Setup of run 1:
// tlb
module tlb
(
    input  wire                      clk,
    input  wire [               18:0] s0_vppn    ,
    input  wire                       s0_va_bit12,
    input  wire [                9:0] s0_asid    ,
    output wire                       s0_found   ,
    output wire [$clog2(16)-1:0] s0_index   ,  
    output wire [               19:0] s0_ppn     ,
    output wire [                5:0] s0_ps      ,
    output wire [                1:0] s0_plv     ,
    output wire [                1:0] s0_mat     ,
    output wire                       s0_d       ,
    output wire                       s0_v       ,
    input  wire [               18:0] s1_vppn    ,
    input  wire                       s1_va_bit12,
    input  wire [                9:0] s1_asid    ,
    output wire                       s1_found   ,
    output wire [$clog2(16)-1:0] s1_index   ,
    output wire [               19:0] s1_ppn     ,
    output wire [                5:0] s1_ps      ,
    output wire [                1:0] s1_plv     ,
    output wire [                1:0] s1_mat     ,
    output wire                       s1_d       ,
    output wire                       s1_v       ,
    input  wire                      invtlb_valid,
    input  wire [               4:0] invtlb_op   ,
    input  wire                       we     ,
    input  wire [$clog2(16)-1:0] w_index,
    input  wire                       w_e    ,
    input  wire [               18:0] w_vppn ,
    input  wire [                5:0] w_ps   ,
    input  wire [                9:0] w_asid ,
    input  wire                       w_g    ,
    input  wire [               19:0] w_ppn0 ,
    input  wire [                1:0] w_plv0 ,
    input  wire [                1:0] w_mat0 ,
    input  wire                       w_d0   ,
    input  wire                       w_v0   ,
    input  wire [               19:0] w_ppn1 ,
    input  wire [                1:0] w_plv1 ,
    input  wire [                1:0] w_mat1 ,
  ...
Size in the first run: roughly 6400 cells after synthesis, about 1400 flip-flops, roughly 330 I/O pins, about 0.085 mm² of cells after synthesis.
Settings: LEC_CHECK=0, CAP_MARGIN=15, CELL_PAD_IN_SITES_DETAIL_PLACEMENT=0, CELL_PAD_IN_SITES_GLOBAL_PLACEMENT=1, CORE_ASPECT_RATIO=0.71, CORE_MARGIN=2, CORE_UTILIZATION=66, CTS_CLUSTER_SIZE=57, GPL_ROUTABILITY_DRIVEN=0, PLACE_DENSITY=0.65, SETUP_SLACK_MARGIN=1.46, SLEW_MARGIN=20, TNS_END_PERCENT=45; clock period 5.57 ns.
run.sh (not shown) runs the stock make flow with config.mk's settings and CLKGATE_MAP_FILE=.
The flow completed for run 1, but it is not clean: the layout still shows negative setup slack.
#### Input delta (run 2 over run 1)
- a change of SETUP_SLACK_MARGIN from 1.46 to 0.3
- a change of CAP_MARGIN from 15 to 20
- a deleted CTS_CLUSTER_SIZE that had been 57
- a deleted PLACE_DENSITY that had been 0.65
- a change of CORE_UTILIZATION from 66 to 40
- a deleted GPL_ROUTABILITY_DRIVEN that had been 0
- a change of CELL_PAD_IN_SITES_DETAIL_PLACEMENT from 0 to 2
- a deleted CORE_ASPECT_RATIO that had been 0.71
- a deleted TNS_END_PERCENT that had been 45
- a change of the clock period (ns, I/O delays scaled along) from 5.57 to 10.0
Findings:
Compared to run 1, run 2 shows a wider setup margin.
Run 2 completed; timing, DRC and antenna clean
Looking at sequential cell fraction of total power across run 2 and run 1, the one that comes out higher is run 1.
[compare] base=run 1 new=run 2: combined global-route utilization of all metal layers dropped 17 points; count of unresolved DRC violations after routing now sits at about the same level; met1 capacity usage during global routing has decreased; post-route total power decreased 11 mW; count of final setup violators dropped 67.
Internal power component was lower in the run labelled run 2.
logic gates as the area-dominant cell class after layout was reported by run 1, and flip-flops and latches by run 2.
The following lists how run 3 was set up differently from run 2:
- clearing CELL_PAD_IN_SITES_DETAIL_PLACEMENT, which used to be 2
- clearing CELL_PAD_IN_SITES_GLOBAL_PLACEMENT, which used to be 1
- swapping 10.0 for 9.89 in the clock period (ns, I/O delays scaled along)
Notes after the runs:
- Run 3 ended with less wire length on met2 than run 2.
- Worst-path cell with the longest stage delay = sky130_fd_sc_hd__nor3_1: run 2; worst-path cell with the longest stage delay = sky130_fd_sc_hd__clkdlybuf4s50_1: run 3
- Delta(final weighted congestion in routability-driven placement, run 3 - run 2) > 0
- Run 3 vs. run 2: setup slack shows an increase of 0.079 ns, number of buffer and inverter instances along the worst setup path moved up.
### run 3 -> run 4
- swapping 20 for 30 in SLEW_MARGIN
- putting PLACE_DENSITY at 0.66 where nothing was set
- swapping 0.3 for 0.97 in SETUP_SLACK_MARGIN
- swapping 40 for 72 in CORE_UTILIZATION
- putting CTS_CLUSTER_SIZE at 61 where nothing was set
- swapping 9.89 for 5.62 in the clock period (ns, I/O delays scaled along)
## What came out
- Run 4: aborted in global routing (5_1_grt) (tool error)
- Quantity of gates resized following cts is higher on run 4
- Run 3 -> run 4: cell count in the Yosys report delta 0, exact match
- Chip height: run 4 vs run 3 down 120 µm
diff inputs: run 4 => run 5
- changing SLEW_MARGIN from 30 to 20
- removing CTS_CLUSTER_SIZE (formerly 61)
- removing PLACE_DENSITY (formerly 0.66)
- changing CORE_UTILIZATION from 72 to 40
- changing SETUP_SLACK_MARGIN from 0.97 to -0.91
- changing the clock period (ns, I/O delays scaled along) from 5.62 to 9.89
Notes after the runs:
Run 5 finished all stages; however, its layout fails the closing checks, the failures being negative setup slack.
Diff run 5..run 4 | largest buffer count on any clock path | unchanged
Taking run 4 as the reference, in run 5 overall die area went up by 79%; cell area after placement went down by 0.0053 mm².
| total setup buffers inserted after CTS | run 5 vs run 4 | 241 lower |
Area of the core (higher): run 5
The higher number of cell rows came out of run 5.
Run 5 improves on run 4 in worst slack at placement.


tlb again, from the RTL that the note above started with.
## tlb
module tlb
(
    input  wire                      clk,
    input  wire [               18:0] s0_vppn    ,
    input  wire                       s0_va_bit12,
    input  wire [                9:0] s0_asid    ,
    output wire                       s0_found   ,
    output wire [$clog2(16)-1:0] s0_index   ,  
    output wire [               19:0] s0_ppn     ,
    output wire [                5:0] s0_ps      ,
    output wire [                1:0] s0_plv     ,
    output wire [                1:0] s0_mat     ,
    output wire                       s0_d       ,
    output wire                       s0_v       ,
    input  wire [               18:0] s1_vppn    ,
    input  wire                       s1_va_bit12,
    input  wire [                9:0] s1_asid    ,
    output wire                       s1_found   ,
    output wire [$clog2(16)-1:0] s1_index   ,
    output wire [               19:0] s1_ppn     ,
    output wire [                5:0] s1_ps      ,
    output wire [                1:0] s1_plv     ,
    output wire [                1:0] s1_mat     ,
    output wire                       s1_d       ,
    output wire                       s1_v       ,
    input  wire                      invtlb_valid,
  ...
export LEC_CHECK = 0
export ABC_AREA = 0
export CAP_MARGIN = 20
export CELL_PAD_IN_SITES_DETAIL_PLACEMENT = 2
export CELL_PAD_IN_SITES_GLOBAL_PLACEMENT = 2
export CORE_ASPECT_RATIO = 1.83
export CORE_MARGIN = 2
export CORE_UTILIZATION = 26
export CTS_CLUSTER_SIZE = 17
export GPL_ROUTABILITY_DRIVEN = 0
export MAX_ROUTING_LAYER = met4
export PLACE_DENSITY_LB_ADDON = 0.2
export SETUP_SLACK_MARGIN = 2.64
export SLEW_MARGIN = 20
create_clock -name core_clock -period 16.6 [get_ports {clk}]
The baseline produced a clean layout.
Then changed:
==> flow/config.mk (replaced) <==
export PLATFORM = sky130hd
export DESIGN_NAME = tlb
export DESIGN_NICKNAME = tlb
export VERILOG_FILES = /design/flow/design.v
export SDC_FILE = /design/flow/constraint.sdc
export NUM_CORES = 4
export LEC_CHECK = 0
export CAP_MARGIN = 5
export CORE_MARGIN = 2
export CORE_UTILIZATION = 40
export MAX_ROUTING_LAYER = met4
export SETUP_SLACK_MARGIN = 1.31
export SLEW_MARGIN = 10
export TNS_END_PERCENT = 95
==> flow/constraint.sdc (replaced) <==
create_clock -name core_clock -period 10.0 [get_ports {clk}]
set_input_delay 2.0000 -clock core_clock [delete_from_list [all_inputs] [get_ports {clk}]]
set_output_delay 2.0000 -clock core_clock [all_outputs]
set_load 0.01 [all_outputs]
After rerunning: Worst hold slack loses 39 ps; total power came out higher by 69%; worst setup slack loses 1400 ps; via count came out higher by 6.4%; wire length drops by 16%; register-to-register slack gets worse by 6300 ps; design area grows by 6.5%; global-route usage rises by 6.8 points; count of clock-buffer cells in the layout grows by 12; critical path depth increases by 5; sequential power rises by 66%.
Then changed:
==> flow/config.mk (replaced) <==
export PLATFORM = sky130hd
export DESIGN_NAME = tlb
export DESIGN_NICKNAME = tlb
export VERILOG_FILES = /design/flow/design.v
export SDC_FILE = /design/flow/constraint.sdc
export NUM_CORES = 4
export LEC_CHECK = 0
export CAP_MARGIN = 20
export CORE_MARGIN = 2
export CORE_UTILIZATION = 72
export CTS_CLUSTER_SIZE = 15
export SETUP_SLACK_MARGIN = 1.17
export SLEW_MARGIN = 20
==> flow/constraint.sdc (replaced) <==
create_clock -name core_clock -period 4.55 [get_ports {clk}]
set_input_delay 0.9100 -clock core_clock [delete_from_list [all_inputs] [get_ports {clk}]]
set_output_delay 0.9100 -clock core_clock [all_outputs]
set_load 0.01 [all_outputs]
Result: Now the flow failed in global routing (5_1_grt); synthesized cell count stays the same; area after synthesis does not change; die size falls by well over a third.
Power is estimated from default activity; no workload was simulated.
